$ cat config.mk
export PLATFORM = sky130hd
export DESIGN_NAME = mips16_core
export DESIGN_NICKNAME = mips16_core
export VERILOG_FILES = /design/flow/design.v
export SDC_FILE = /design/flow/constraint.sdc
export NUM_CORES = 4
export LEC_CHECK = 0
export ABC_AREA = 1
export CAP_MARGIN = 20
export CORE_MARGIN = 2
export CORE_UTILIZATION = 51
export CTS_CLUSTER_DIAMETER = 386
export SETUP_SLACK_MARGIN = -0.39
export SLEW_MARGIN = 20
$ cat constraint.sdc
create_clock -name core_clock -period 29.4 [get_ports {clk}]
set_input_delay 5.8800 -clock core_clock [delete_from_list [all_inputs] [get_ports {clk}]]
set_output_delay 5.8800 -clock core_clock [all_outputs]
set_load 0.01 [all_outputs]
$ cat design.v
module MUX2(
	input [15:0] Ain,  
	input [15:0] Bin,
	input Select,  
	output [15:0] Output  
	);
	assign Output = (Select == 1'b0)? Ain : Bin;
endmodule
module MUX3(
	input [15:0] Ain,  
	input [15:0] Bin,
	input [15:0] Cin,
	input [1:0] Select,  
	output reg [15:0] Output
	);
	always @(*)
	begin
		case (Select)
		2'b00: Output = Ain;
		2'b01: Output = Bin;
		2'b10: Output = Cin;
		2'b11: Output = 16'd0;  
		endcase
	end
endmodule
module MUX4(
	input [15:0] Ain,  
	input [15:0] Bin,
	input [15:0] Cin,
	input [15:0] Din,
	input [1:0] Select,  
	output reg [15:0] Output
	);
	always @(*)
	begin
		case (Select)
		2'b00: Output = Ain;
		2'b01: Output = Bin;
		2'b10: Output = Cin;
		2'b11: Output = Din;
		endcase
	end
endmodule
module ALU(
	input [15:0] Ain,  
	input [15:0] Bin,  
	input [3:0] MODE,  
	output reg [15:0] ALUout,  
	output FLAGzero  
	);
	always @(*)  
	begin
		case (MODE)  
			4'b0000: ALUout = 16'd0;		 
			4'b0001: ALUout = Ain + Bin;	 
			4'b0010: ALUout = Ain - Bin;	 
			4'b0011: ALUout = Ain & Bin;	 
			4'b0100: ALUout = Ain | Bin;	 
			4'b0101: ALUout = Ain ^ Bin;	 
			4'b0110: ALUout = ~Ain;			 
			4'b0111: ALUout = Ain * Bin;	 
			4'b1000: ALUout = (Bin == 16'd0) ? 16'hFFFF : Ain / Bin;	 
			4'b1001: ALUout = (Bin == 16'd0) ? Ain : Ain % Bin;	 
			4'b1010: ALUout = Ain<<Bin;	 
			4'b1011: ALUout = Ain>>Bin;	 
			4'b1100: ALUout = Ain;			 
			4'b1101: ALUout = Bin;			 
			4'b1110: begin if (Ain != Bin) ALUout = 16'd1;	 
							else ALUout = 16'd0;
							end
			4'b1111: begin if (Ain < Bin) ALUout = 16'd1;		 
							else ALUout = 16'd0;
							end
		endcase
	end
	assign FLAGzero = (ALUout == 16'd0) ? 1'b1: 1'b0;	 
endmodule
module CTRLUNIT(
	input [15:0] Instruction,  
	input ZFlag,  
	output reg JFlag,  
	output reg RamWriteEN,  
	output reg [9:0] RamAddr,
	output reg [3:0] ALUCtrl,  
	output reg RegWriteEN,
	output reg [4:0] RegWriteAddr,
	output reg [4:0] RegAddrA,  
	output reg [4:0] RegAddrB,
	output reg [9:0] Immediate,  
	output reg [1:0] MuxA,  
	output reg [1:0] MuxB,
	output reg [1:0] MuxC
	);
	wire [5:0] Opcode;
	wire [9:0] Address;
	wire [4:0] AddressA, AddressB;
	assign Opcode = Instruction[15:10];  
	assign Address = Instruction[9:0];  
	assign AddressA = Address[9:5];  
	assign AddressB = Address[4:0];  
	always @(*)
	begin
		case (Opcode)
		6'b000000: begin  
					RamWriteEN 		= 1'b0;
					RegWriteEN 		= 1'b0;
					MuxA 				= 1'b00;
					MuxB 				= 2'b00;
					MuxC				= 2'b00;
					RamAddr 			= 10'b0000000000;
					RegWriteAddr 	= 5'b00000;
					RegAddrA 		= 5'b00000;
					RegAddrB 		= 5'b00000;
					JFlag				= 1'b0;
					ALUCtrl			= 4'b0000;
					Immediate		= 10'b0000000000;
					end
		6'b000001: begin  
					RamWriteEN 		= 1'b0;
					RegWriteEN 		= 1'b1;
					MuxA 				= 1'b00;
					MuxB 				= 2'b01;
					MuxC				= 2'b01;
					RamAddr 			= Address;
					RegWriteAddr 	= 5'b00001;
					RegAddrA 		= 5'b00000;
					RegAddrB 		= 5'b00000;
					JFlag				= 1'b0;
					ALUCtrl			= 4'b1101;
					Immediate		= 10'b0000000000;
					end
		6'b000010: begin  
					RamWriteEN 		= 1'b1;
					RegWriteEN 		= 1'b0;
					MuxA 				= 1'b00;
					MuxB 				= 2'b00;
					MuxC				= 2'b01;
					RamAddr 			= Address;
					RegWriteAddr 	= 5'b00000;
					RegAddrA 		= 5'b00000;
					RegAddrB 		= 5'b00001;
					JFlag				= 1'b0;
					ALUCtrl			= 4'b0000;
					Immediate		= 10'b0000000000;
					end
		6'b000011: begin  
					RamWriteEN 		= 1'b0;
					RegWriteEN 		= 1'b1;
					MuxA 				= 1'b00;
					MuxB 				= 2'b00;
					MuxC				= 2'b00;
					RamAddr 			= 10'b0000000000;
					RegWriteAddr 	= AddressB;
					RegAddrA 		= AddressA;
					RegAddrB 		= 5'b00000;
					JFlag				= 1'b0;
					ALUCtrl			= 4'b1100;
					Immediate		= 10'b0000000000;
					end
		6'b000100: begin  
					RamWriteEN 		= 1'b0;
					RegWriteEN 		= 1'b0;
					MuxA 				= 1'b00;
					MuxB 				= 2'b10;  
					MuxC				= 2'b00;
					RamAddr 			= 10'b0000000000;
					RegWriteAddr 	= 5'b00000;
					RegAddrA 		= 5'b00001;  
					RegAddrB 		= 5'b00000;
					JFlag				= ~ZFlag;  
					ALUCtrl			= 4'b1100;  
					Immediate		= Address;  
					end
		6'b000101: begin  
					RamWriteEN 		= 1'b0;
					RegWriteEN 		= 1'b0;
					MuxA 				= 1'b00;
					MuxB 				= 2'b10;
					MuxC				= 2'b00;
					RamAddr 			= 10'b0000000000;
					RegWriteAddr 	= 5'b00000;
					RegAddrA 		= 5'b00001;
					RegAddrB 		= 5'b00000;
					JFlag				= ZFlag;
					ALUCtrl			= 4'b1100;
					Immediate		= Address;
					end
		6'b000110: begin  
					RamWriteEN 		= 1'b0;
					RegWriteEN 		= 1'b0;
					MuxA 				= 1'b00;
					MuxB 				= 2'b10;
					MuxC				= 2'b00;
					RamAddr 			= 10'b0000000000;
					RegWriteAddr 	= 5'b00000;
					RegAddrA 		= 5'b00000;
					RegAddrB 		= 5'b00000;
					JFlag				= 1'b1;
					ALUCtrl			= 4'b0000;
					Immediate		= Address;
					end
		6'b000111: begin  
					RamWriteEN 		= 1'b0;
					RegWriteEN 		= 1'b1;	 
					MuxA 				= 1'b01;	 
					MuxB 				= 2'b10;  
					MuxC				= 2'b00;
					RamAddr 			= 10'b0000000000;
					RegWriteAddr 	= AddressA;
					RegAddrA 		= 5'b00000;
					RegAddrB 		= 5'b00000;
					JFlag				= 1'b0;  
					ALUCtrl			= 4'b1100;	 
					Immediate		= 10'b0000000000;
					end
		6'b001000: begin  
					RamWriteEN 		= 1'b0;
					RegWriteEN 		= 1'b0;
					MuxA 				= 1'b00;
					MuxB 				= 2'b00;  
					MuxC				= 2'b00;
					RamAddr 			= 10'b0000000000;
					RegWriteAddr 	= 5'b00000;
					RegAddrA 		= 5'b00000;
					RegAddrB 		= AddressA;  
					JFlag				= 1'b1;  
					ALUCtrl			= 4'b0000;
					Immediate		= 10'b0000000000;
					end
		6'b001001: begin  
					RamWriteEN 		= 1'b0;
					RegWriteEN 		= 1'b1;  
					MuxA 				= 1'b00;
					MuxB 				= 2'b00;
					MuxC				= 2'b00;
					RamAddr 			= 10'b0000000000;
					RegWriteAddr 	= 5'b00001;  
					RegAddrA 		= AddressA;  
					RegAddrB 		= AddressB;  
					JFlag				= 1'b0;
					ALUCtrl			= 4'b1111;  
					Immediate		= 10'b0000000000;
					end
		6'b001010: begin  
					RamWriteEN 		= 1'b0;
					RegWriteEN 		= 1'b1;  
					MuxA 				= 1'b00;
					MuxB 				= 2'b10;  
					MuxC				= 2'b00;
					RamAddr 			= 10'b0000000000;
					RegWriteAddr 	= 5'b00001;  
					RegAddrA 		= AddressA;  
					RegAddrB 		= 5'b00000;
					JFlag				= 1'b0;
					ALUCtrl			= 4'b1111;  
					Immediate		= {5'b00000, AddressB};
					end
		6'b001011: begin  
					RamWriteEN 		= 1'b0;
					RegWriteEN 		= 1'b1;  
					MuxA 				= 1'b00;
					MuxB 				= 2'b00;
					MuxC				= 2'b00;
					RamAddr 			= 10'b0000000000;
					RegWriteAddr 	= 5'b00001;  
					RegAddrA 		= AddressA;  
					RegAddrB 		= AddressB;  
					JFlag				= 1'b0;
					ALUCtrl			= 4'b1110;  
					Immediate		= 10'b0000000000;
					end
		6'b001100: begin  
					RamWriteEN 		= 1'b0;
					RegWriteEN 		= 1'b1;  
					MuxA 				= 1'b00;
					MuxB 				= 2'b10;  
					MuxC				= 2'b00;
					RamAddr 			= 10'b0000000000;
					RegWriteAddr 	= 5'b00001;  
					RegAddrA 		= AddressA;  
					RegAddrB 		= 5'b00000;
					JFlag				= 1'b0;
					ALUCtrl			= 4'b1110;  
					Immediate		= {5'b00000, AddressB};
					end
		6'b001101: begin  
					RamWriteEN 		= 1'b0;
					RegWriteEN 		= 1'b1;  
					MuxA 				= 1'b00;
					MuxB 				= 2'b10;  
					MuxC				= 2'b00;
					RamAddr 			= 10'b0000000000;
					RegWriteAddr 	= 5'b00001;  
					RegAddrA 		= 5'b00000;
					RegAddrB 		= 5'b00000;
					JFlag				= 1'b0;
					ALUCtrl			= 4'b1101;
					Immediate		= Address;  
					end
		6'b001110: begin  
					RamWriteEN 		= 1'b0;
					RegWriteEN 		= 1'b1;
					MuxA 				= 1'b00;
					MuxB 				= 2'b00;
					MuxC				= 2'b00;
					RamAddr 			= 10'b0000000000;
					RegWriteAddr 	= 5'b00001;
					RegAddrA 		= AddressA;
					RegAddrB 		= AddressB;
					JFlag				= 1'b0;
					ALUCtrl			= 4'b1010;  
					Immediate		= 10'b0000000000;
					end
		6'b001111: begin  
					RamWriteEN 		= 1'b0;
					RegWriteEN 		= 1'b1;
					MuxA 				= 1'b00;
					MuxB 				= 2'b00;
					MuxC				= 2'b00;
					RamAddr 			= 10'b0000000000;
					RegWriteAddr 	= 5'b00001;
					RegAddrA 		= AddressA;
					RegAddrB 		= AddressB;
					JFlag				= 1'b0;
					ALUCtrl			= 4'b1011;  
					Immediate		= 10'b0000000000;
					end
		6'b010000: begin  
					RamWriteEN 		= 1'b0;
					RegWriteEN 		= 1'b1;
					MuxA 				= 1'b00;
					MuxB 				= 2'b00;
					MuxC				= 2'b00;
					RamAddr 			= 10'b0000000000;
					RegWriteAddr 	= 5'b00001;
					RegAddrA 		= AddressA;
					RegAddrB 		= AddressB;
					JFlag				= 1'b0;
					ALUCtrl			= 4'b0001;
					Immediate		= 10'b0000000000;
					end
		6'b010001: begin  
					RamWriteEN 		= 1'b0;
					RegWriteEN 		= 1'b1;
					MuxA 				= 1'b00;
					MuxB 				= 2'b00;
					MuxC				= 2'b00;
					RamAddr 			= 10'b0000000000;
					RegWriteAddr 	= 5'b00001;
					RegAddrA 		= AddressA;
					RegAddrB 		= AddressB;
					JFlag				= 1'b0;
					ALUCtrl			= 4'b0010;
					Immediate		= 10'b0000000000;
					end
		6'b010010: begin  
					RamWriteEN 		= 1'b0;
					RegWriteEN 		= 1'b1;
					MuxA 				= 1'b00;
					MuxB 				= 2'b00;
					MuxC				= 2'b00;
					RamAddr 			= 10'b0000000000;
					RegWriteAddr 	= 5'b00001;
					RegAddrA 		= AddressA;
					RegAddrB 		= AddressB;
					JFlag				= 1'b0;
					ALUCtrl			= 4'b0111;
					Immediate		= 10'b0000000000;
					end
		6'b010011: begin  
					RamWriteEN 		= 1'b0;
					RegWriteEN 		= 1'b1;
					MuxA 				= 1'b00;
					MuxB 				= 2'b00;
					MuxC				= 2'b00;
					RamAddr 			= 10'b0000000000;
					RegWriteAddr 	= 5'b00001;
					RegAddrA 		= AddressA;
					RegAddrB 		= AddressB;
					JFlag				= 1'b0;
					ALUCtrl			= 4'b1000;
					Immediate		= 10'b0000000000;
					end
		6'b010100: begin  
					RamWriteEN 		= 1'b0;
					RegWriteEN 		= 1'b1;
					MuxA 				= 1'b00;
					MuxB 				= 2'b00;
					MuxC				= 2'b00;
					RamAddr 			= 10'b0000000000;
					RegWriteAddr 	= 5'b00001;
					RegAddrA 		= AddressA;
					RegAddrB 		= AddressB;
					JFlag				= 1'b0;
					ALUCtrl			= 4'b1001;
					Immediate		= 10'b0000000000;
					end
		6'b010101: begin  
					RamWriteEN 		= 1'b0;
					RegWriteEN 		= 1'b1;
					MuxA 				= 1'b00;
					MuxB 				= 2'b10;
					MuxC				= 2'b00;
					RamAddr 			= 10'b0000000000;
					RegWriteAddr 	= 5'b00001;
					RegAddrA 		= AddressA;
					RegAddrB 		= 5'b00000;
					JFlag				= 1'b0;
					ALUCtrl			= 4'b0001;
					Immediate		= {5'b00000, AddressB};
					end
		6'b010110: begin  
					RamWriteEN 		= 1'b0;
					RegWriteEN 		= 1'b1;
					MuxA 				= 1'b00;
					MuxB 				= 2'b10;
					MuxC				= 2'b00;
					RamAddr 			= 10'b0000000000;
					RegWriteAddr 	= 5'b00001;
					RegAddrA 		= AddressA;
					RegAddrB 		= 5'b00000;
					JFlag				= 1'b0;
					ALUCtrl			= 4'b0010;
					Immediate		= {5'b00000, AddressB};
					end
		6'b010111: begin  
					RamWriteEN 		= 1'b0;
					RegWriteEN 		= 1'b1;
					MuxA 				= 1'b00;
					MuxB 				= 2'b10;
					MuxC				= 2'b00;
					RamAddr 			= 10'b0000000000;
					RegWriteAddr 	= 5'b00001;
					RegAddrA 		= AddressA;
					RegAddrB 		= 5'b00000;
					JFlag				= 1'b0;
					ALUCtrl			= 4'b0111;
					Immediate		= {5'b00000, AddressB};
					end
		6'b011000: begin  
					RamWriteEN 		= 1'b0;
					RegWriteEN 		= 1'b1;
					MuxA 				= 1'b00;
					MuxB 				= 2'b10;
					MuxC				= 2'b00;
					RamAddr 			= 10'b0000000000;
					RegWriteAddr 	= 5'b00001;
					RegAddrA 		= AddressA;
					RegAddrB 		= 5'b00000;
					JFlag				= 1'b0;
					ALUCtrl			= 4'b1000;
					Immediate		= {5'b00000, AddressB};
					end
		6'b011001: begin  
					RamWriteEN 		= 1'b0;
					RegWriteEN 		= 1'b1;
					MuxA 				= 1'b00;
					MuxB 				= 2'b10;
					MuxC				= 2'b00;
					RamAddr 			= 10'b0000000000;
					RegWriteAddr 	= 5'b00001;
					RegAddrA 		= AddressA;
					RegAddrB 		= 5'b00000;
					JFlag				= 1'b0;
					ALUCtrl			= 4'b1001;
					Immediate		= {5'b00000, AddressB};
					end
		6'b011010: begin  
					RamWriteEN 		= 1'b0;
					RegWriteEN 		= 1'b1;
					MuxA 				= 1'b00;
					MuxB 				= 2'b00;
					MuxC				= 2'b00;
					RamAddr 			= 10'b0000000000;
					RegWriteAddr 	= AddressB;
					RegAddrA 		= AddressA;
					RegAddrB 		= 5'b00000;
					JFlag				= 1'b0;
					ALUCtrl			= 4'b0110;
					Immediate		= 10'b0000000000;
					end
		6'b011011: begin  
					RamWriteEN 		= 1'b0;
					RegWriteEN 		= 1'b1;
					MuxA 				= 1'b00;
					MuxB 				= 2'b00;
					MuxC				= 2'b00;
					RamAddr 			= 10'b0000000000;
					RegWriteAddr 	= 5'b00001;
					RegAddrA 		= AddressA;
					RegAddrB 		= AddressB;
					JFlag				= 1'b0;
					ALUCtrl			= 4'b0101;
					Immediate		= 10'b0000000000;
					end
		6'b011100: begin  
					RamWriteEN 		= 1'b0;
					RegWriteEN 		= 1'b1;
					MuxA 				= 1'b00;
					MuxB 				= 2'b00;
					MuxC				= 2'b00;
					RamAddr 			= 10'b0000000000;
					RegWriteAddr 	= 5'b00001;
					RegAddrA 		= AddressA;
					RegAddrB 		= AddressB;
					JFlag				= 1'b0;
					ALUCtrl			= 4'b0100;
					Immediate		= 10'b0000000000;
					end
		6'b011101: begin  
					RamWriteEN 		= 1'b0;
					RegWriteEN 		= 1'b1;
					MuxA 				= 1'b00;
					MuxB 				= 2'b00;
					MuxC				= 2'b00;
					RamAddr 			= 10'b0000000000;
					RegWriteAddr 	= 5'b00001;
					RegAddrA 		= AddressA;
					RegAddrB 		= AddressB;
					JFlag				= 1'b0;
					ALUCtrl			= 4'b0011;
					Immediate		= 10'b0000000000;
					end
		6'b011110: begin  
					RamWriteEN 		= 1'b0;
					RegWriteEN 		= 1'b1;
					MuxA 				= 1'b00;
					MuxB 				= 2'b01;  
					MuxC				= 2'b10;  
					RamAddr 			= 10'b0000000000;
					RegWriteAddr 	= AddressB;
					RegAddrA 		= AddressA;  
					RegAddrB 		= 5'b00000;
					JFlag				= 1'b0;
					ALUCtrl			= 4'b1101;  
					Immediate		= 10'b0000000000;
					end
		6'b011111: begin  
					RamWriteEN 		= 1'b1;  
					RegWriteEN 		= 1'b0;
					MuxA 				= 1'b00;  
					MuxB 				= 2'b00;
					MuxC				= 2'b10;  
					RamAddr 			= 10'b0000000000;
					RegWriteAddr 	= 5'b00000;
					RegAddrA 		= AddressB;  
					RegAddrB 		= AddressA;  
					JFlag				= 1'b0;
					ALUCtrl			= 4'b0000;
					Immediate		= 10'b0000000000;
					end
		6'b100000: begin  
					RamWriteEN 		= 1'b0;  
					RegWriteEN 		= 1'b1;
					MuxA 				= 2'b10;  
					MuxB 				= 2'b00;
					MuxC				= 2'b10;  
					RamAddr 			= 10'b0000000000;
					RegWriteAddr 	= AddressA;
					RegAddrA 		= 5'b00000;  
					RegAddrB 		= 5'b00000;  
					JFlag				= 1'b0;
					ALUCtrl			= 4'b1100;
					Immediate		= 10'b0000000000;
					end
		6'b100001: begin  
					RamWriteEN 		= 1'b0;
					RegWriteEN 		= 1'b1;
					MuxA 				= 1'b00;
					MuxB 				= 2'b10;
					MuxC				= 2'b00;
					RamAddr 			= 10'b0000000000;
					RegWriteAddr 	= 5'b00001;
					RegAddrA 		= AddressA;
					RegAddrB 		= 5'b00000;
					JFlag				= 1'b0;
					ALUCtrl			= 4'b1010;  
					Immediate		= AddressB;
				end
		6'b100010: begin  
					RamWriteEN 		= 1'b0;
					RegWriteEN 		= 1'b1;
					MuxA 				= 1'b00;
					MuxB 				= 2'b10;
					MuxC				= 2'b00;
					RamAddr 			= 10'b0000000000;
					RegWriteAddr 	= 5'b00001;
					RegAddrA 		= AddressA;
					RegAddrB 		= 5'b00000;
					JFlag				= 1'b0;
					ALUCtrl			= 4'b1011;  
					Immediate		= AddressB;
				end
		default: begin  
					RamWriteEN 		= 1'b0;
					RegWriteEN 		= 1'b0;
					MuxA 				= 1'b00;
					MuxB 				= 2'b00;
					MuxC				= 2'b00;
					RamAddr 			= 10'b0000000000;
					RegWriteAddr 	= 5'b00000;
					RegAddrA 		= 5'b00000;
					RegAddrB 		= 5'b00000;
					JFlag				= 1'b0;
					ALUCtrl			= 4'b0000;
					Immediate		= 10'b0000000000;
					end
		endcase
	end
endmodule
module REGFILE(
	input clk,  
	input En,  
	input Reset,  
	input Write,  
	input [4:0] Waddr,  
	input [15:0] Wdata,  
	input [4:0] Aaddr,  
	output [15:0] Adata,  
	input [4:0] Baddr,
	output [15:0] Bdata
	);
	integer i;
	reg [15:0] register[31:0];
	always @(posedge clk)
	begin
		if (Reset == 1'b1) begin
			for(i = 0; i < 32; i = i + 1) begin  
				register[i] <= 16'd0;
			end
		end
		else if (En == 1'b1 && Write == 1'b1) begin
			register[Waddr] <= Wdata;  
		end
	end
	assign Adata = (Aaddr == 0)? 16'd0 : register[Aaddr];
	assign Bdata = (Baddr == 0)? 16'd0 : register[Baddr];
endmodule
module PCOUNTER(
	input clk,  
	input En,  
	input [9:0] Jaddr,  
	input Jflag,  
	output reg [9:0] Caddr,  
	input Clear  
	);
	always @(posedge clk)
	begin
		if (Clear == 1'b1) begin  
			Caddr <= 10'd0;
		end
		else if (En == 1'b1) begin
			if(Jflag == 1'b1) begin  
				Caddr <= Jaddr;
			end
			else begin
				Caddr <= Caddr + 1'b1;  
			end
		end
	end
endmodule
module microcounter(
	input clk,  
	input Clear,  
	output reg [1:0] count  
	);
	always @(posedge clk)
	begin
		if (Clear == 1'b1) begin
			count <= 2'b00;
		end
		else if (count == 2'b11) begin
			count <= 2'b00;
		end
		else begin
			count <= count + 1'b1;
		end
	end
endmodule
module mips16_core(
	input clk,
	input rst,  
	output [9:0] imem_addr,
	input [15:0] imem_rdata,
	output [9:0] dmem_addr,
	output dmem_we,
	output [15:0] dmem_wdata,
	input [15:0] dmem_rdata,
	input [15:0] in_data,
	output rf_we,
	output [4:0] rf_waddr,
	output [15:0] rf_wdata
	);
	wire ramWriteEN, regWriteEN, ZFlag, JFlag;
	wire [1:0] selA, selB, selC;
	wire [15:0] muxAout, muxBout, muxCout;
	wire [9:0] Caddr, ramAddress;
	wire [15:0] Instruction;
	wire [15:0] regAdata, regBdata;
	wire [3:0] ALUop;
	wire [15:0] ALUout;
	wire [9:0] Immediate;
	wire [15:0] ramBdata;
	wire [4:0] regAread, regBread, regwrite;
	wire [1:0] microcount;
	microcounter micro(.clk(clk), .Clear(rst), .count(microcount));
	wire ramclk = (microcount == 2'b00);  
	wire regclk = (microcount == 2'b01);  
	wire instrclk = (microcount == 2'b10);  
	PCOUNTER programcounter(
		.clk(clk),
		.En(instrclk),
		.Jaddr(muxBout[9:0]),  
		.Jflag(JFlag),
		.Caddr(Caddr),
		.Clear(rst)
		);
	assign imem_addr = Caddr;
	assign Instruction = imem_rdata;
	CTRLUNIT controlunit(
		.Instruction(Instruction),  
		.ZFlag(ZFlag),  
		.JFlag(JFlag),
		.RamWriteEN(ramWriteEN),
		.RamAddr(ramAddress),
		.ALUCtrl(ALUop),
		.RegWriteEN(regWriteEN),
		.RegWriteAddr(regwrite),
		.RegAddrA(regAread),
		.RegAddrB(regBread),
		.Immediate(Immediate),
		.MuxA(selA),
		.MuxB(selB),
		.MuxC(selC)
		);
	MUX3 muxA(
		.Ain(regAdata),
		.Bin({6'd0, Caddr}),
		.Cin(in_data),
		.Select(selA),
		.Output(muxAout)
		);
	MUX3 muxB(
		.Ain(regBdata),
		.Bin(ramBdata),
		.Cin({6'd0, Immediate}),
		.Select(selB),
		.Output(muxBout)
		);
	MUX3 muxC(
		.Ain({6'd0, Caddr}),
		.Bin({6'd0, ramAddress}),
		.Cin(muxAout),
		.Select(selC),
		.Output(muxCout)
		);
	ALU arithmaticlogic(
		.Ain(muxAout),  
		.Bin(muxBout),  
		.MODE(ALUop),  
		.ALUout(ALUout),
		.FLAGzero(ZFlag)
		);
	REGFILE registers(
		.clk(clk),
		.En(regclk),
		.Reset(rst),
		.Write(regWriteEN),
		.Waddr(regwrite),
		.Wdata(ALUout),
		.Aaddr(regAread),
		.Adata(regAdata),  
		.Baddr(regBread),
		.Bdata(regBdata)  
		);
	assign dmem_addr = muxCout[9:0];
	assign dmem_we = ramclk & ramWriteEN;
	assign dmem_wdata = regBdata;
	assign ramBdata = dmem_rdata;
	reg rf_we_q;
	reg [4:0] rf_waddr_q;
	reg [15:0] rf_wdata_q;
	always @(posedge clk)
	begin
		if (rst == 1'b1) begin
			rf_we_q <= 1'b0;
		end
		else begin
			rf_we_q <= regclk & regWriteEN;
		end
		if (regclk == 1'b1) begin
			rf_waddr_q <= regwrite;
			rf_wdata_q <= ALUout;
		end
	end
	assign rf_we = rf_we_q;
	assign rf_waddr = rf_waddr_q;
	assign rf_wdata = rf_wdata_q;
endmodule
$ cat run.sh
#!/bin/bash
# the make line also repeats each setting of config.mk as NAME=value (left out here)
make -C /OpenROAD-flow-scripts/flow DESIGN_CONFIG=/design/flow/config.mk WORK_HOME=/design/flow/orfs CLKGATE_MAP_FILE= finish
==> impl_metrics.yaml, run 1 <==
# physical design summary
drt:
  vias: 52100
  drc: 0
  wl_met2_mm: 89.5
  wl_per_cell_um: 26.0
  drt_iter0_markers: 8556
  ant_nets: 0
  met3_length_mm: 32.5
  highest_layer: "met5"
  first_pass_iters: 8
  wl_met1_mm: 83.3
  viasPerCell: 6.14
  totalWireLength_mm: 221
synth:
  yosys_warnings: 7
  most_common_cell: "nand2_1"
  synthArstFlopShare_pct: 0
  ff_type: "edfxtp_1"
  ys_sh_xor_pct: 2.30
  logic_family: "simple AND/OR/NAND/NOR gates"
  ys_seq_share_pct: 35.0
  synthesis.instances: 6428
  synthDistinctLibCells: 70
  largest_area_cell: "edfxtp_1"
  topCellsByArea: "edfxtp_1 34%, nand2_1 15%, nand3_1 10%"
  ys_ff: 546
  synthSimpleGateAreaFrac_pct: 34.3
  ys_area_um2: 46500
  syn_nets: 6803
  synth.avg_cell_area_um2: 7.23
  top_cell_area_share_pct: 34.4
  synthAdderAreaFrac_pct: 10.1
  syn_area_um2: 46500
  synthAoiAreaFrac_pct: 9.15
  yosysCellCount: 6428
  edf_count: 533
  synthTopCellsByCount: "1,838 x nand2_1, 946 x nand3_1, 746 x nor2_1, 600 x inv_1, 533 x edfxtp_1"
  mux_area_share_pct: 0
setup_path:
  reg2reg_from: "registers.register[10][0]"
  path_class: "primary input to register"
  endpoint_kind: "register"
  cp.arrival_ps: 36240
  path_delay_family: "simple AND/OR/NAND/NOR gates"
  cp.depth: 254
  crit_path_start_kind: "primary input"
  crit_path_frequent_cell: "nand2_2"
  regToRegSetupSlack_ps: -30
  timing.rr.end: "programcounter.Caddr[0]"
  critPathMaxStageDelay_ps: 310
  worstSetupEndpoint: "programcounter.Caddr[0]"
  cp_num_buf_inv: 42
  path_max_fanout: 11
  critPathRequiredTime_ps: 29980
  cpMaxStageDelayCell: "a22oi_4"
  crit_start: "imem_rdata[14]"
  reg2reg_depth: 242
clock_tree:
  clkLatencyLatePin_ps: 720
  cts_root_buf: "clkbuf_16"
  holdBufCountCts: 0
  cts-htree-levels: 2
  tritoncts: "built"
  numCtsBuffers: 59
  clockBufferDepth: 3
  clock-sinks: 546
  path_clk_slew_ps: 60
sta:
  tightest_slew_ps: 1100
  period_needed_ps: 35670
  fin_ws_ps: -6270
  maxSlewViolCount: 0
  finalSetupViolCount: 538
  hold_viol: 0
  maxSlewHeadroom_pct: 24.6
  rsz0062_at_grt: "true"
  hold_slack_ps: 497
  setup_tns_ps: -2939640
  finalCritPeriodShare_pct: 121
  skew_ps: 73.9
  clock.fmax_ghz: 0.0280
floorplanning:
  rows: 110
  initial_utilization_pct: 51.5
  ios: 109
  coreArea_um2: 90100
  die-area_um2: 93500
  die_w_um: 306
  die_y_um: 306
worst_hold_path:
  hold_class: "register to register"
  min_from: "micro.count[0]"
  hold_path_end: "micro.count[0]"
  holdPathStages: 1
placement:
  pre_cts_slack_ps: -8110
  finalWeightedCongestion: 1.08
  hpwl_mm: 160
  port_buffers: 108
global_routing:
  grt_overflow: 0
  track_usage_pct: 45.5
  grt_pass1_wl_mm: 315
  grt_antenna_before_repair: 11
  grt_pass1_vias: 48200
  grt_max_degree: 57
cells_and_area:
  area_delta_synth_final_pct: 29.3
  post-route-util_pct: 66.6
  nets: 7652
  fillers: 7726
job:
  openroad.warnings: 69
  max_cap_viol_count: 0
outcome:
  run_status: "failed layout checks"
  failed_checks: "negative setup slack"
[cell type report]
class	count	area (um2)	share of cell area, %
Inverter	654	2490	4.14
Clock inverter	38	293	0.487
Sequential cell	546	16300	27.1
Tap cell	1176	1470	2.45
Antenna cell	1	2.50	0.00416
Clock buffer	67	1510	2.51
Multi-Input combinational cell	4860	27900	46.5
Timing Repair Buffer	1156	10100	16.9
[routing by layer]
layer,vias to the layer above,GRT usage [%]
met5,-,0
met4,10,25.6
met3,820,14.2
met2,3903,64.8
met1,24400,61.0
li1,23000,-
[stage by stage]
| step | instances | instance area, um2 |
|---|---|---|
| 6_report | 8498 | 60100 |
| 5_1_grt | 8497 | 60100 |
| 4_1_cts | 8444 | 58600 |
| 3_5_place_dp | 8259 | 55500 |
| 3_3_place_gp | 8259 | 55500 |
| 2_1_floorplan | 6428 | 47300 |
[timing repair]
item | in CTS | in global routing
resized | 153 | 275
buffers inserted | 74 | 56
pin swaps | 106 | 165
endpoints found under the setup margin | 538 | 538
cloned | 7 | 6
endpoints found under the hold margin | 0 | 0
==> inputs of run 2 (changes only) <==
Settings changed: ABC_AREA 1 to default, CAP_MARGIN 20 to 5, CELL_PAD_IN_SITES_GLOBAL_PLACEMENT from default to 1, CORE_MARGIN 2 to 5, CORE_UTILIZATION 51 to 40, CTS_CLUSTER_DIAMETER 386 to default, GPL_TIMING_DRIVEN from default to 0, MAX_ROUTING_LAYER from default to met5, MIN_ROUTING_LAYER from default to met2, PLACE_DENSITY_LB_ADDON from default to 0.21, SETUP_SLACK_MARGIN -0.39 to default, SLEW_MARGIN 20 to 10, TNS_END_PERCENT from default to 10.
Clock period 29.4 ns to 37.6 ns, I/O delays scaled along.
==> run 2 against run 1 <==
Against the previous run: the flow now stops in 5_1_grt; synthesized cell count fell by 14%; synthesized area rose by 1.7%; die size rose by 34%.
==> impl_metrics.yaml, run 2 <==
# physical design summary
synth:
  ys_sh_xor_pct: 2.10
  synthAdderAreaFrac_pct: 9.93
  largest_area_cell: "edfxtp_1"
  ys_ff: 546
  ff_type: "edfxtp_1"
  topCellsByArea: "edfxtp_1 34%, nor2_1 6.7%, ha_1 6.4%"
  synth.avg_cell_area_um2: 8.52
  most_common_cell: "nor2_1"
  top_cell_area_share_pct: 33.9
  yosys_warnings: 7
  synthSimpleGateAreaFrac_pct: 21.8
  ys_seq_share_pct: 34.4
  syn_nets: 5919
  yosysCellCount: 5544
  synthesis.instances: 5544
  syn_area_um2: 47200
  synthTopCellsByCount: "838 x nor2_1, 701 x nand2_1, 533 x edfxtp_1, 287 x a21oi_1, 246 x clkbuf_1"
  synthAoiAreaFrac_pct: 20.2
  edf_count: 533
  synthDistinctLibCells: 109
  ys_area_um2: 47200
  synthArstFlopShare_pct: 0
  logic_family: "simple AND/OR/NAND/NOR gates"
  mux_area_share_pct: 5.57
floorplanning:
  die_y_um: 354
  ios: 109
  coreArea_um2: 118000
  rows: 126
  die-area_um2: 125000
  die_w_um: 354
  initial_utilization_pct: 40.1
clock_tree:
  clockBufferDepth: 3
  cts_root_buf: "clkbuf_16"
  clock-sinks: 546
  numCtsBuffers: 59
  holdBufCountCts: 0
  cts-htree-levels: 2
placement:
  dp.cells: 7219
  finalWeightedCongestion: 1.39
  hpwl_mm: 246
  port_buffers: 104
global_routing:
  grt_overflow: 967
  track_usage_pct: 89.1
outcome:
  run_status: "aborted with a tool error"
  lastStage: "5_1_grt"
  first-error: "[ERROR GRT-0116] Global routing finished with congestion. Check the congestion regions in the DRC Viewer."
## run 2: per-layer routing
layer | overflow | GRT usage, %
met1 | - | -
met2 | 163 | 91.2
met3 | 564 | 94.0
met4 | 119 | 79.0
met5 | 121 | 79.9
## run 2: stage by stage
| step | worst slack, ps | setup TNS (ps) | util (%) | cell area, um2 |
|---|---|---|---|---|
| after floorplan | -3310 | -1256350 | - | 48000 |
| after global placement | -18180 | -8621690 | 43.3 | 51000 |
| after detailed placement | -16510 | -7909130 | 43.9 | 51700 |
| after CTS | -5470 | -2412430 | 49.9 | 58800 |
## run 2: what timing repair did
action,in CTS
cloned,2
endpoints found under the hold margin,0
setup endpoints to repair,538
setup buffers,287
resized,736
pin swaps,212
==> inputs of run 3 (changes only) <==
Settings changed: ABC_AREA from default to 1, CORE_UTILIZATION 40 to 20, CTS_CLUSTER_SIZE from default to 51, HOLD_SLACK_MARGIN from default to 0.13, MAX_ROUTING_LAYER met5 to met4, MIN_ROUTING_LAYER met2 to met1, SETUP_SLACK_MARGIN from default to 5.0, SLEW_MARGIN 10 to 35.
==> run 3 against run 2 <==
Against the previous run: the layout now fails its checks (negative setup slack); synthesized area decreased by 1.6%; die size increased by 94%; synthesized cell count increased by 16%.
==> impl_metrics.yaml, run 3 <==
# physical design summary
synth:
  ys_seq_share_pct: 35.0
  synthAoiAreaFrac_pct: 9.15
  mux_area_share_pct: 0
  ys_ff: 546
  syn_area_um2: 46500
  synthDistinctLibCells: 70
  topCellsByArea: "edfxtp_1 34%, nand2_1 15%, nand3_1 10%"
  syn_nets: 6803
  largest_area_cell: "edfxtp_1"
  synthTopCellsByCount: "1,838 x nand2_1, 946 x nand3_1, 746 x nor2_1, 600 x inv_1, 533 x edfxtp_1"
  ys_sh_xor_pct: 2.30
  ff_type: "edfxtp_1"
  synthesis.instances: 6428
  synthArstFlopShare_pct: 0
  synthSimpleGateAreaFrac_pct: 34.3
  synth.avg_cell_area_um2: 7.23
  logic_family: "simple AND/OR/NAND/NOR gates"
  synthAdderAreaFrac_pct: 10.1
  edf_count: 533
  top_cell_area_share_pct: 34.4
  yosysCellCount: 6428
  yosys_warnings: 7
  most_common_cell: "nand2_1"
  ys_area_um2: 46500
sta:
  setup_tns_ps: -89840
  hold_viol: 0
  rsz0062_at_grt: "true"
  finalCritPeriodShare_pct: 103
  period_needed_ps: 38680
  maxSlewViolCount: 0
  tightest_slew_ps: 1060
  hold_slack_ps: 555
  maxSlewHeadroom_pct: 29.5
  skew_ps: 40.1
  finalSetupViolCount: 378
  fin_ws_ps: -1080
  clock.fmax_ghz: 0.0259
cells_and_area:
  nets: 7460
  fin_cells: 10200
  area_delta_synth_final_pct: 35.3
  post-route-util_pct: 27.1
  design_area_um2: 62900
  fillers: 25400
clock_tree:
  clockBufferDepth: 3
  tritoncts: "built"
  cts_root_buf: "clkbuf_16"
  numCtsBuffers: 69
  holdBufCountCts: 0
  cts-htree-levels: 3
  clock-sinks: 546
  path_clk_slew_ps: 60
  clkLatencyLatePin_ps: 690
drt:
  totalWireLength_mm: 327
  vias: 52300
  first_pass_iters: 7
  drt_iter0_markers: 6437
  drc: 0
  ant_nets: 0
  wl_per_cell_um: 32.0
  viasPerCell: 5.12
global_routing:
  grt_max_degree: 30
  grt_antenna_before_repair: 18
  grt_overflow: 0
  track_usage_pct: 26.5
  grt_pass1_vias: 49300
  grt_pass1_wl_mm: 431
setup_path:
  cpMaxStageDelayCell: "buf_4"
  crit_start: "imem_rdata[14]"
  worstSetupEndpoint: "programcounter.Caddr[0]"
  critPathMaxStageDelay_ps: 320
  endpoint_kind: "register"
  path_delay_family: "simple AND/OR/NAND/NOR gates"
  crit_path_start_kind: "primary input"
  path_max_fanout: 10
  reg2reg_from: "registers.register[28][13]"
  regToRegSetupSlack_ps: 6950
  critPathRequiredTime_ps: 38150
  cp.arrival_ps: 39230
  timing.rr.end: "programcounter.Caddr[0]"
  cp_num_buf_inv: 66
  path_class: "primary input to register"
  cp.depth: 256
  reg2reg_depth: 247
floorplanning:
  die_w_um: 492
  rows: 177
  ios: 109
  die-area_um2: 242000
  die_y_um: 492
  initial_utilization_pct: 20.0
  coreArea_um2: 232000
placement:
  pre_cts_slack_ps: -8560
  port_buffers: 106
  placed_cell_area_um2: 52700
  finalWeightedCongestion: 1.01
  hpwl_mm: 237
  dp.cells: 9598
worst_hold_path:
  hold_class: "register to register"
  min_from: "micro.count[0]"
  holdPathStages: 1
  hold_path_end: "micro.count[0]"
outcome:
  run_status: "failed layout checks"
  failed_checks: "negative setup slack"
job:
  max_cap_viol_count: 0
  openroad.warnings: 69
run 3: layer usage:
metal	vias to the layer above	part of all wire [%]	track usage [%]
li1	22600	-	-
met1	26000	40	32.4
met2	2894	45	41.1
met3	747	9.1	5.42
met4	0	6.4	14.3
met5	-	0	-
run 3: cell type report:
class                      instances  area, um2  share of cell area [%]
antenna                           14       35.0                  0.0557
buffer                           370       3270                    5.19
clock buffer                      87       1880                    2.99
clock inverter                    38        424                   0.674
inverter                         654       2590                    4.12
multi-input combinational       4858      29100                    46.3
sequential                       546      16300                    25.9
tap                             3043       3810                    6.05
timing repair buffer             586       5510                    8.75
run 3: repair_timing:
action / in CTS / in global routing
resized: 679 / 353
setup buffers: 385 / 67
pin swaps: 200 / 182
cloned: 4 / 3
setup endpoints to repair: 538 / 538
==> inputs of run 4 (changes only) <==
Settings changed: CAP_MARGIN 5 to 20, CELL_PAD_IN_SITES_GLOBAL_PLACEMENT 1 to default, CORE_MARGIN 5 to 2, CORE_UTILIZATION 20 to 58, CTS_CLUSTER_DIAMETER from default to 387, CTS_CLUSTER_SIZE 51 to default, GPL_TIMING_DRIVEN 0 to default, HOLD_SLACK_MARGIN 0.13 to 0.28, MAX_ROUTING_LAYER met4 to default, MIN_ROUTING_LAYER met1 to default, PLACE_DENSITY_LB_ADDON 0.21 to default, SLEW_MARGIN 35 to 20, TNS_END_PERCENT 10 to 5.
Clock period 37.6 ns to 24.1 ns, I/O delays scaled along.
==> run 4 against run 3 <==
Against the previous run: die size shrank 66%; the run now fails in 5_1_grt; synthesized cell count unchanged; synthesized area stayed put.
==> impl_metrics.yaml, run 4 <==
# physical design summary
floorplanning:
  ios: 109
  coreArea_um2: 79100
  die_w_um: 287
  rows: 103
  die_y_um: 287
  initial_utilization_pct: 58.7
  die-area_um2: 82400
synth:
  logic_family: "simple AND/OR/NAND/NOR gates"
  yosysCellCount: 6428
  topCellsByArea: "edfxtp_1 34%, nand2_1 15%, nand3_1 10%"
  ys_area_um2: 46500
  ys_ff: 546
  synthSimpleGateAreaFrac_pct: 34.3
  syn_nets: 6803
  ff_type: "edfxtp_1"
  syn_area_um2: 46500
  synthArstFlopShare_pct: 0
  synthTopCellsByCount: "1,838 x nand2_1, 946 x nand3_1, 746 x nor2_1, 600 x inv_1, 533 x edfxtp_1"
  top_cell_area_share_pct: 34.4
  synthDistinctLibCells: 70
  ys_sh_xor_pct: 2.30
  synthesis.instances: 6428
  largest_area_cell: "edfxtp_1"
  mux_area_share_pct: 0
  ys_seq_share_pct: 35.0
  synth.avg_cell_area_um2: 7.23
  synthAdderAreaFrac_pct: 10.1
  synthAoiAreaFrac_pct: 9.15
  edf_count: 533
  most_common_cell: "nand2_1"
  yosys_warnings: 7
outcome:
  lastStage: "5_1_grt"
  first-error: "[ERROR GRT-0116] Global routing finished with congestion. Check the congestion regions in the DRC Viewer."
  run_status: "aborted with a tool error"
global_routing:
  track_usage_pct: 69.5
  grt_overflow: 66
clock_tree:
  numCtsBuffers: 60
  clockBufferDepth: 3
  cts-htree-levels: 2
  clock-sinks: 546
  cts_root_buf: "clkbuf_16"
placement:
  finalWeightedCongestion: 1.09
  placed_cell_area_um2: 55800
  port_buffers: 108
  hpwl_mm: 159
  pre_cts_slack_ps: -12550
## run 4: timing repair
| action | CTS |
|---|---|
| setup buffers | 376 |
| pin swaps | 209 |
| hold buffers | 0 |
| cloned | 14 |
| resized | 355 |
| endpoints found under the setup margin | 538 |
## run 4: routing by layer
layer / GRT usage, % / overflow
met5: 31.7 / 1
met3: 51.4 / 6
met1: 73.7 / 5
met4: 58.6 / 25
met2: 87.5 / 29
## run 4: metrics by stage
stage / cells / TNS [ps]
3_3_place_gp: 8214 / -5597130
4_1_cts: 8715 / -4758140
2_1_floorplan: 6428 / -4695540
3_5_place_dp: 8214 / -6164480
==> inputs of run 5 (changes only) <==
Settings changed: ABC_AREA 1 to default, CORE_UTILIZATION 58 to 72, CTS_CLUSTER_DIAMETER 387 to 202, CTS_CLUSTER_SIZE from default to 41, HOLD_SLACK_MARGIN 0.28 to -0.09, MAX_ROUTING_LAYER from default to met4, PLACE_DENSITY from default to 0.66, SETUP_SLACK_MARGIN 5.0 to 2.84, TNS_END_PERCENT 5 to default.
Clock period 24.1 ns to 36.2 ns, I/O delays scaled along.
==> run 5 against run 4 <==
Against the previous run: the flow again stops in 5_1_grt; synthesized area rose by 1.7%; die size fell by 18%; synthesized cell count fell by 14%.
==> impl_metrics.yaml, run 5 <==
# physical design summary
synth:
  synthDistinctLibCells: 109
  ff_type: "edfxtp_1"
  syn_nets: 5919
  ys_seq_share_pct: 34.4
  mux_area_share_pct: 5.57
  synthSimpleGateAreaFrac_pct: 21.8
  edf_count: 533
  synthAdderAreaFrac_pct: 9.93
  top_cell_area_share_pct: 33.9
  syn_area_um2: 47200
  synthTopCellsByCount: "838 x nor2_1, 701 x nand2_1, 533 x edfxtp_1, 287 x a21oi_1, 246 x clkbuf_1"
  topCellsByArea: "edfxtp_1 34%, nor2_1 6.7%, ha_1 6.4%"
  logic_family: "simple AND/OR/NAND/NOR gates"
  synthesis.instances: 5544
  most_common_cell: "nor2_1"
  yosysCellCount: 5544
  synthArstFlopShare_pct: 0
  synthAoiAreaFrac_pct: 20.2
  ys_sh_xor_pct: 2.10
  synth.avg_cell_area_um2: 8.52
  largest_area_cell: "edfxtp_1"
  ys_ff: 546
  yosys_warnings: 7
  ys_area_um2: 47200
clock_tree:
  cts-htree-levels: 1
  clock-sinks: 546
  cts_root_buf: "clkbuf_16"
  clockBufferDepth: 3
  numCtsBuffers: 17
  holdBufCountCts: 0
placement:
  placed_cell_area_um2: 56500
  port_buffers: 108
  hpwl_mm: 173
  finalWeightedCongestion: 1.32
  dp.cells: 7149
floorplanning:
  rows: 93
  ios: 109
  die_w_um: 260
  die-area_um2: 67700
  die_y_um: 260
  initial_utilization_pct: 73.0
  coreArea_um2: 64700
global_routing:
  grt_overflow: 816
  track_usage_pct: 92.7
outcome:
  first-error: "[ERROR GRT-0232] Routing congestion too high. Check the congestion heatmap in the GUI."
  lastStage: "5_1_grt"
  run_status: "aborted with a tool error"
-- run 5: routing by layer --
metal,GRT overflow,track usage (%)
met1,127,91.9
met2,311,98.9
met3,140,86.8
met4,238,90.7
met5,-,-
-- run 5: per-stage QoR --
step                      setup slack [ps]   TNS, ps  hold slack, ps
after floorplan                      -4430  -1854180             457
after global placement               -4700  -1909190             474
after detailed placement             -6430  -2805680             505
after CTS                            -3640  -1462380             526
-- run 5: repair_timing --
| action | in CTS |
|---|---|
| setup endpoints to repair | 538 |
| pin swaps | 118 |
| gates cloned | 3 |
| resized | 140 |
| buffers inserted | 80 |
| endpoints found under the hold margin | 0 |
==> inputs of run 6 (changes only) <==
Settings changed: ABC_AREA from default to 1, CAP_MARGIN 20 to 35, CELL_PAD_IN_SITES_GLOBAL_PLACEMENT from default to 3, CORE_UTILIZATION 72 to 63, CTS_CLUSTER_DIAMETER 202 to default, CTS_CLUSTER_SIZE 41 to default, HOLD_SLACK_MARGIN -0.09 to default, MAX_ROUTING_LAYER met4 to met5, PLACE_DENSITY 0.66 to default, SETUP_SLACK_MARGIN 2.84 to default, SLEW_MARGIN 20 to 25.
Clock period 36.2 ns to 77.0 ns, I/O delays scaled along.
==> run 6 against run 5 <==
Against the previous run: the run fails in 3_1_place_gp_skip_io; die size grew 12%; synthesized area shrank 1.6%; synthesized cell count grew 16%.
==> impl_metrics.yaml, run 6 <==
# physical design summary
synth:
  ys_area_um2: 46500
  top_cell_area_share_pct: 34.4
  ff_type: "edfxtp_1"
  synth.avg_cell_area_um2: 7.23
  edf_count: 533
  logic_family: "simple AND/OR/NAND/NOR gates"
  yosys_warnings: 7
  ys_sh_xor_pct: 2.30
  synthesis.instances: 6428
  synthDistinctLibCells: 70
  largest_area_cell: "edfxtp_1"
  most_common_cell: "nand2_1"
  syn_nets: 6803
  synthAdderAreaFrac_pct: 10.1
  synthArstFlopShare_pct: 0
  ys_ff: 546
  synthTopCellsByCount: "1,838 x nand2_1, 946 x nand3_1, 746 x nor2_1, 600 x inv_1, 533 x edfxtp_1"
  synthAoiAreaFrac_pct: 9.15
  topCellsByArea: "edfxtp_1 34%, nand2_1 15%, nand3_1 10%"
  synthSimpleGateAreaFrac_pct: 34.3
  syn_area_um2: 46500
  yosysCellCount: 6428
  mux_area_share_pct: 0
  ys_seq_share_pct: 35.0
outcome:
  first-error: "[ERROR GPL-0301] Utilization 148.181 % exceeds 100%."
  run_status: "aborted with a tool error"
  lastStage: "3_1_place_gp_skip_io"
floorplanning:
  coreArea_um2: 73000
  rows: 99
  initial_utilization_pct: 63.7
  die-area_um2: 75900
  die_y_um: 276
  die_w_um: 276
==> inputs of run 7 (changes only) <==
Settings changed: ABC_AREA 1 to default, CAP_MARGIN 35 to 20, CELL_PAD_IN_SITES_GLOBAL_PLACEMENT 3 to 1, CORE_ASPECT_RATIO from default to 0.61, CORE_UTILIZATION 63 to 40, CTS_CLUSTER_SIZE from default to 20, GPL_ROUTABILITY_DRIVEN from default to 0, GPL_TIMING_DRIVEN from default to 0, MAX_ROUTING_LAYER met5 to default, MIN_ROUTING_LAYER from default to met2, SETUP_SLACK_MARGIN from default to 4.82, SLEW_MARGIN 25 to 20, TNS_END_PERCENT from default to 75.
Clock period 77.0 ns to 72.2 ns, I/O delays scaled along.
==> run 7 against run 6 <==
Against the previous run: the run fails in 5_1_grt; synthesized area is 1.7% higher; die size is 59% higher; synthesized cell count is 14% lower.
==> impl_metrics.yaml, run 7 <==
# physical design summary
outcome:
  run_status: "aborted with a tool error"
  lastStage: "5_1_grt"
  first-error: "[ERROR GRT-0116] Global routing finished with congestion. Check the congestion regions in the DRC Viewer."
synth:
  synthAoiAreaFrac_pct: 20.2
  ff_type: "edfxtp_1"
  ys_seq_share_pct: 34.4
  logic_family: "simple AND/OR/NAND/NOR gates"
  synthArstFlopShare_pct: 0
  topCellsByArea: "edfxtp_1 34%, nor2_1 6.7%, ha_1 6.4%"
  yosys_warnings: 7
  ys_area_um2: 47200
  ys_sh_xor_pct: 2.10
  most_common_cell: "nor2_1"
  syn_area_um2: 47200
  ys_ff: 546
  top_cell_area_share_pct: 33.9
  edf_count: 533
  yosysCellCount: 5544
  synthesis.instances: 5544
  syn_nets: 5919
  mux_area_share_pct: 5.57
  synthTopCellsByCount: "838 x nor2_1, 701 x nand2_1, 533 x edfxtp_1, 287 x a21oi_1, 246 x clkbuf_1"
  largest_area_cell: "edfxtp_1"
  synthAdderAreaFrac_pct: 9.93
  synth.avg_cell_area_um2: 8.52
  synthSimpleGateAreaFrac_pct: 21.8
  synthDistinctLibCells: 109
placement:
  hpwl_mm: 250
  dp.cells: 7243
  port_buffers: 104
  pre_cts_slack_ps: 1360
floorplanning:
  die_w_um: 444
  initial_utilization_pct: 40.3
  ios: 109
  die_y_um: 272
  coreArea_um2: 117000
  rows: 98
  die-area_um2: 121000
clock_tree:
  cts_root_buf: "clkbuf_16"
  clock-sinks: 546
  cts-htree-levels: 2
  clockBufferDepth: 3
  numCtsBuffers: 52
global_routing:
  track_usage_pct: 93.7
  grt_overflow: 6915
-- run 7: timing repair --
action / 4_1_cts
hold buffers: 0
setup endpoints to repair: 538
pin swaps: 1
resized: 18
buffers inserted: 2
-- run 7: metal layers --
| layer | track usage (%) | overflow |
|---|---|---|
| met1 | - | - |
| met2 | 83.9 | 321 |
| met3 | 124 | 6011 |
| met4 | 62.9 | 185 |
| met5 | 96.6 | 398 |
-- run 7: metrics by stage --
stage	hold slack, ps	TNS, ps	area (um2)
global placement	477	-7040	50200
CTS	498	0	53100
floorplan	457	0	47200
detailed placement	489	0	51300
==> inputs of run 8 (changes only) <==
Settings changed: CELL_PAD_IN_SITES_GLOBAL_PLACEMENT 1 to default, CORE_ASPECT_RATIO 0.61 to default, CORE_UTILIZATION 40 to 9, CTS_CLUSTER_SIZE 20 to default, GPL_ROUTABILITY_DRIVEN 0 to default, GPL_TIMING_DRIVEN 0 to default, MIN_ROUTING_LAYER met2 to default, SETUP_SLACK_MARGIN 4.82 to default, TNS_END_PERCENT 75 to default.
Clock period 72.2 ns to 64.9 ns, I/O delays scaled along.
==> run 8 against run 7 <==
Against the previous run: now clean on timing, DRC and antenna; synthesized area unchanged; die size grew to 4.4 times the previous value; synthesized cell count unchanged.
==> impl_metrics.yaml, run 8 <==
# physical design summary
outcome:
  run_status: "complete, no violations"
synth:
  synthAoiAreaFrac_pct: 20.2
  ff_type: "edfxtp_1"
  synth.avg_cell_area_um2: 8.52
  yosys_warnings: 7
  synthesis.instances: 5544
  largest_area_cell: "edfxtp_1"
  topCellsByArea: "edfxtp_1 34%, nor2_1 6.7%, ha_1 6.4%"
  syn_nets: 5919
  synthTopCellsByCount: "838 x nor2_1, 701 x nand2_1, 533 x edfxtp_1, 287 x a21oi_1, 246 x clkbuf_1"
  synthArstFlopShare_pct: 0
  synthDistinctLibCells: 109
  syn_area_um2: 47200
  edf_count: 533
  ys_seq_share_pct: 34.4
  most_common_cell: "nor2_1"
  top_cell_area_share_pct: 33.9
  ys_area_um2: 47200
  logic_family: "simple AND/OR/NAND/NOR gates"
  ys_ff: 546
  yosysCellCount: 5544
  synthSimpleGateAreaFrac_pct: 21.8
  mux_area_share_pct: 5.57
  synthAdderAreaFrac_pct: 9.93
  ys_sh_xor_pct: 2.10
setup_path:
  path_max_fanout: 33
  timing.rr.end: "programcounter.Caddr[3]"
  crit_path_frequent_cell: "o21a_1"
  crit_path_start_kind: "primary input"
  reg2reg_from: "registers.register[18][14]"
  worstSetupEndpoint: "programcounter.Caddr[3]"
  cp.depth: 177
  regToRegSetupSlack_ps: 18760
  path_class: "primary input to register"
  cp_num_buf_inv: 10
  endpoint_kind: "register"
  critPathMaxStageDelay_ps: 1010
  crit_start: "imem_rdata[12]"
  critPathRequiredTime_ps: 65480
  cpMaxStageDelayCell: "o31ai_4"
  reg2reg_depth: 172
  path_delay_family: "AND-OR/OR-AND gates"
  cp.arrival_ps: 62380
placement:
  pre_cts_slack_ps: 3000
  hpwl_mm: 201
  finalWeightedCongestion: 1.02
  port_buffers: 108
worst_hold_path:
  min_from: "micro.count[0]"
  hold_class: "register to register"
  hold_path_end: "micro.count[0]"
  holdPathStages: 1
clock_tree:
  tritoncts: "built"
  numCtsBuffers: 60
  cts_root_buf: "clkbuf_16"
  clockBufferDepth: 3
  holdBufCountCts: 0
  clock-sinks: 546
  clkLatencyLatePin_ps: 680
  path_clk_slew_ps: 60
  cts-htree-levels: 2
cells_and_area:
  nets: 5904
  area_delta_synth_final_pct: 25.6
  fillers: 60300
  post-route-util_pct: 11.3
drt:
  drc: 0
  vias: 48900
  totalWireLength_mm: 275
  first_pass_iters: 12
  drt_iter0_markers: 8256
  viasPerCell: 3.89
  ant_nets: 0
  wl_per_cell_um: 21.9
sta:
  finalSetupViolCount: 0
  maxSlewViolCount: 0
  hold_viol: 0
  tightest_slew_ps: 1330
  skew_ps: 39.2
  setup_tns_ps: 0
  rsz0062_at_grt: "false"
  period_needed_ps: 61800
  maxSlewHeadroom_pct: 10.5
  finalCritPeriodShare_pct: 95.2
  fin_ws_ps: 3100
  clock.fmax_ghz: 0.0162
global_routing:
  use_met2_pct: 14.4
  gr-usage-met1_pct: 12.8
  met3_usage_pct: 3.06
  grt_pass1_wl_mm: 372
  top_usage_layer: "met2"
  grt_pass1_vias: 44900
  grt_antenna_before_repair: 38
  track_usage_pct: 9.80
  grt_max_degree: 102
  grt_overflow: 0
floorplanning:
  rows: 266
  die-area_um2: 531000
  die_y_um: 729
  coreArea_um2: 524000
  die_w_um: 729
  initial_utilization_pct: 9.02
  ios: 109
job:
  openroad.warnings: 69
  max_cap_viol_count: 0
[run 8: layer usage]
layer	vias up	part of all wire, %
met5	-	0.072
met4	28	6.1
met3	744	13
met2	3982	41
met1	23900	39
li1	20300	-
[run 8: final cells by class]
cell class,count,area [um2],share of cell area [%]
clock buffers,80,1630,2.74
flip-flops and latches,546,16300,27.4
inverters,250,938,1.58
clock inverters,31,393,0.662
diodes,15,37.5,0.0633
repair buffers,334,2810,4.74
multi-input cells,4337,28500,48.1
well taps,6968,8720,14.7
[run 8: per-stage QoR]
step | hold WS (ps) | instance area (um2) | std cells
after floorplan | 457 | 47200 | 5544
after global placement | 479 | 57200 | 12400
after detailed placement | 504 | 57200 | 12400
after CTS | 506 | 59200 | 12500
after global routing | 538 | 59300 | 12500
final | 501 | 59300 | 12600
[run 8: what timing repair did]
action,CTS,global route
resized,0,5
setup buffers,0,0
endpoints found under the setup margin,0,10
hold endpoints to repair,0,0
==> inputs of run 9 (changes only) <==
Settings changed: CAP_MARGIN 20 to 15, CELL_PAD_IN_SITES_DETAIL_PLACEMENT from default to 0, CORE_ASPECT_RATIO from default to 1.43, CORE_UTILIZATION 9 to 71, CTS_CLUSTER_SIZE from default to 43, GPL_TIMING_DRIVEN from default to 0, MIN_ROUTING_LAYER from default to met2, PLACE_DENSITY_LB_ADDON from default to 0.09, SETUP_SLACK_MARGIN from default to 2.48, TNS_END_PERCENT from default to 40.
Clock period 64.9 ns to 34.2 ns, I/O delays scaled along.
==> run 9 against run 8 <==
Against the previous run: the run now fails in 5_1_grt; synthesized area unchanged; synthesized cell count unchanged; die size decreased by 87%.
==> impl_metrics.yaml, run 9 <==
# physical design summary
synth:
  ys_ff: 546
  synth.avg_cell_area_um2: 8.52
  edf_count: 533
  syn_area_um2: 47200
  yosysCellCount: 5544
  topCellsByArea: "edfxtp_1 34%, nor2_1 6.7%, ha_1 6.4%"
  ys_sh_xor_pct: 2.10
  most_common_cell: "nor2_1"
  synthArstFlopShare_pct: 0
  top_cell_area_share_pct: 33.9
  synthAdderAreaFrac_pct: 9.93
  ys_seq_share_pct: 34.4
  synthesis.instances: 5544
  synthAoiAreaFrac_pct: 20.2
  mux_area_share_pct: 5.57
  synthDistinctLibCells: 109
  yosys_warnings: 7
  ys_area_um2: 47200
  logic_family: "simple AND/OR/NAND/NOR gates"
  largest_area_cell: "edfxtp_1"
  syn_nets: 5919
  synthSimpleGateAreaFrac_pct: 21.8
  synthTopCellsByCount: "838 x nor2_1, 701 x nand2_1, 533 x edfxtp_1, 287 x a21oi_1, 246 x clkbuf_1"
  ff_type: "edfxtp_1"
clock_tree:
  numCtsBuffers: 45
  clockBufferDepth: 3
  holdBufCountCts: 0
  cts-htree-levels: 2
  cts_root_buf: "clkbuf_16"
  clock-sinks: 546
floorplanning:
  rows: 113
  die_y_um: 312
  coreArea_um2: 66200
  initial_utilization_pct: 71.4
  die_w_um: 220
  die-area_um2: 68700
  ios: 109
placement:
  finalWeightedCongestion: 2.12
  port_buffers: 104
  hpwl_mm: 184
outcome:
  run_status: "aborted with a tool error"
  first-error: "[ERROR GRT-0116] Global routing finished with congestion. Check the congestion regions in the DRC Viewer."
  lastStage: "5_1_grt"
global_routing:
  track_usage_pct: 127
  grt_overflow: 10300
[run 9: metrics by stage]
step	std cells	area, um2	setup slack [ps]	hold slack [ps]
after CTS	6952	58300	-7710	506
after detailed placement	6529	50500	-16520	493
after global placement	6510	50100	-16650	473
after floorplan	5544	48000	-6030	457
[run 9: routing by layer]
layer	GRT overflow	GRT usage [%]
met5	312	113
met4	1422	114
met3	3826	134
met2	4744	130
met1	-	-
[run 9: timing repair]
action                     CTS
setup endpoints to repair  538
pin swaps                  276
buffers inserted           323
cloned                      16
gates resized              856
==> inputs of run 10 (changes only) <==
Settings changed: ABC_AREA from default to 1, CELL_PAD_IN_SITES_DETAIL_PLACEMENT 0 to 2, CORE_ASPECT_RATIO 1.43 to 0.81, CORE_UTILIZATION 71 to 31, CTS_CLUSTER_DIAMETER from default to 278, CTS_CLUSTER_SIZE 43 to default, GPL_TIMING_DRIVEN 0 to default, HOLD_SLACK_MARGIN from default to 0.25, PLACE_DENSITY_LB_ADDON 0.09 to 0.1, SETUP_SLACK_MARGIN 2.48 to 0.45, SLEW_MARGIN 20 to 5, TNS_END_PERCENT 40 to default.
Clock period 34.2 ns to 66.5 ns, I/O delays scaled along.
==> run 10 against run 9 <==
Against the previous run: now clean on timing, DRC and antenna; die size up 120%; synthesized area down 1.6%; synthesized cell count up 16%.
==> impl_metrics.yaml, run 10 <==
# physical design summary
setup_path:
  path_max_fanout: 113
  regToRegSetupSlack_ps: 23720
  endpoint_kind: "register"
  cpMaxStageDelayCell: "o21ai_1"
  critPathMaxStageDelay_ps: 830
  path_class: "primary input to register"
  critPathRequiredTime_ps: 67140
  timing.rr.end: "programcounter.Caddr[0]"
  crit_path_start_kind: "primary input"
  cp.depth: 239
  path_delay_family: "simple AND/OR/NAND/NOR gates"
  reg2reg_depth: 230
  cp.arrival_ps: 60010
  crit_start: "imem_rdata[15]"
  reg2reg_from: "registers.register[8][1]"
  crit_path_frequent_cell: "nand2_1"
  cp_num_buf_inv: 35
  worstSetupEndpoint: "programcounter.Caddr[0]"
synth:
  top_cell_area_share_pct: 34.4
  syn_area_um2: 46500
  syn_nets: 6803
  largest_area_cell: "edfxtp_1"
  ys_seq_share_pct: 35.0
  edf_count: 533
  mux_area_share_pct: 0
  synth.avg_cell_area_um2: 7.23
  synthAoiAreaFrac_pct: 9.15
  most_common_cell: "nand2_1"
  yosys_warnings: 7
  synthSimpleGateAreaFrac_pct: 34.3
  synthTopCellsByCount: "1,838 x nand2_1, 946 x nand3_1, 746 x nor2_1, 600 x inv_1, 533 x edfxtp_1"
  topCellsByArea: "edfxtp_1 34%, nand2_1 15%, nand3_1 10%"
  logic_family: "simple AND/OR/NAND/NOR gates"
  ys_area_um2: 46500
  synthAdderAreaFrac_pct: 10.1
  ys_sh_xor_pct: 2.30
  synthArstFlopShare_pct: 0
  yosysCellCount: 6428
  ys_ff: 546
  ff_type: "edfxtp_1"
  synthesis.instances: 6428
  synthDistinctLibCells: 70
cells_and_area:
  fillers: 17400
  comb_area_um2: 26100
  nets: 6746
  area_delta_synth_final_pct: 11.4
  post-route-util_pct: 34.9
  flop_area_um2: 16300
clock_tree:
  cts_setup_buffers: 0
  clockBufferDepth: 3
  clkLatencyLatePin_ps: 760
  cts-htree-levels: 3
  clock-sinks: 546
  path_clk_slew_ps: 60
  holdBufCountCts: 0
  post_cts_resized: 0
  tritoncts: "built"
  cts_root_buf: "clkbuf_16"
  numCtsBuffers: 69
floorplanning:
  die_w_um: 434
  die-area_um2: 153000
  die_y_um: 352
  ios: 109
  rows: 127
  initial_utilization_pct: 31.3
  coreArea_um2: 148000
sta:
  tightest_slew_ps: 1320
  maxSlewViolCount: 0
  finalCritPeriodShare_pct: 89.3
  setup_tns_ps: 0
  clock.fmax_ghz: 0.0168
  period_needed_ps: 59370
  skew_ps: 72.0
  hold_slack_ps: 534
  rsz0062_at_grt: "false"
  maxSlewHeadroom_pct: 12.0
  finalSetupViolCount: 0
  hold_viol: 0
placement:
  finalWeightedCongestion: 1.08
  hpwl_mm: 194
  port_buffers: 108
drt:
  vias: 67200
  drt_iter0_markers: 14500
  first_pass_iters: 17
  ant_nets: 0
  viasPerCell: 7.90
  drc: 0
  wl_per_cell_um: 33.5
  totalWireLength_mm: 285
worst_hold_path:
  min_from: "micro.count[0]"
  hold_class: "register to register"
  hold_path_end: "micro.count[0]"
  holdPathStages: 1
global_routing:
  grt_antenna_before_repair: 4
  grt_max_degree: 114
  grt_pass1_wl_mm: 403
  grt_pass1_vias: 77100
  grt_overflow: 0
  track_usage_pct: 55.3
job:
  max_cap_viol_count: 0
  openroad.warnings: 73
outcome:
  run_status: "complete, no violations"
==> run 10: layout make-up <==
cell class | count | area share [%]
multi-input cells | 4858 | 50.4
flip-flops and latches | 546 | 31.4
well taps | 1999 | 4.83
inverters | 654 | 4.75
repair buffers | 242 | 4.15
clock buffers | 81 | 3.42
clock inverters | 40 | 0.662
diodes | 82 | 0.396
==> run 10: routing by layer <==
| layer | GRT usage (%) | vias up | wire length, um |
|---|---|---|---|
| met2 | 56.8 | 21300 | 118000 |
| met3 | 75.9 | 3169 | 126000 |
| met4 | 18.3 | 282 | 31700 |
| li1 | - | 21100 | - |
| met1 | - | 21300 | 0 |
| met5 | 54.8 | - | 9140 |
==> run 10: per-stage QoR <==
step	cell area, um2	cells	setup WS (ps)
global route	51600	8432	3850
floorplan	46500	6428	21800
CTS	51500	8415	9720
detailed placement	49400	8294	9090
global placement	49400	8294	10510
finish	51800	8502	7130
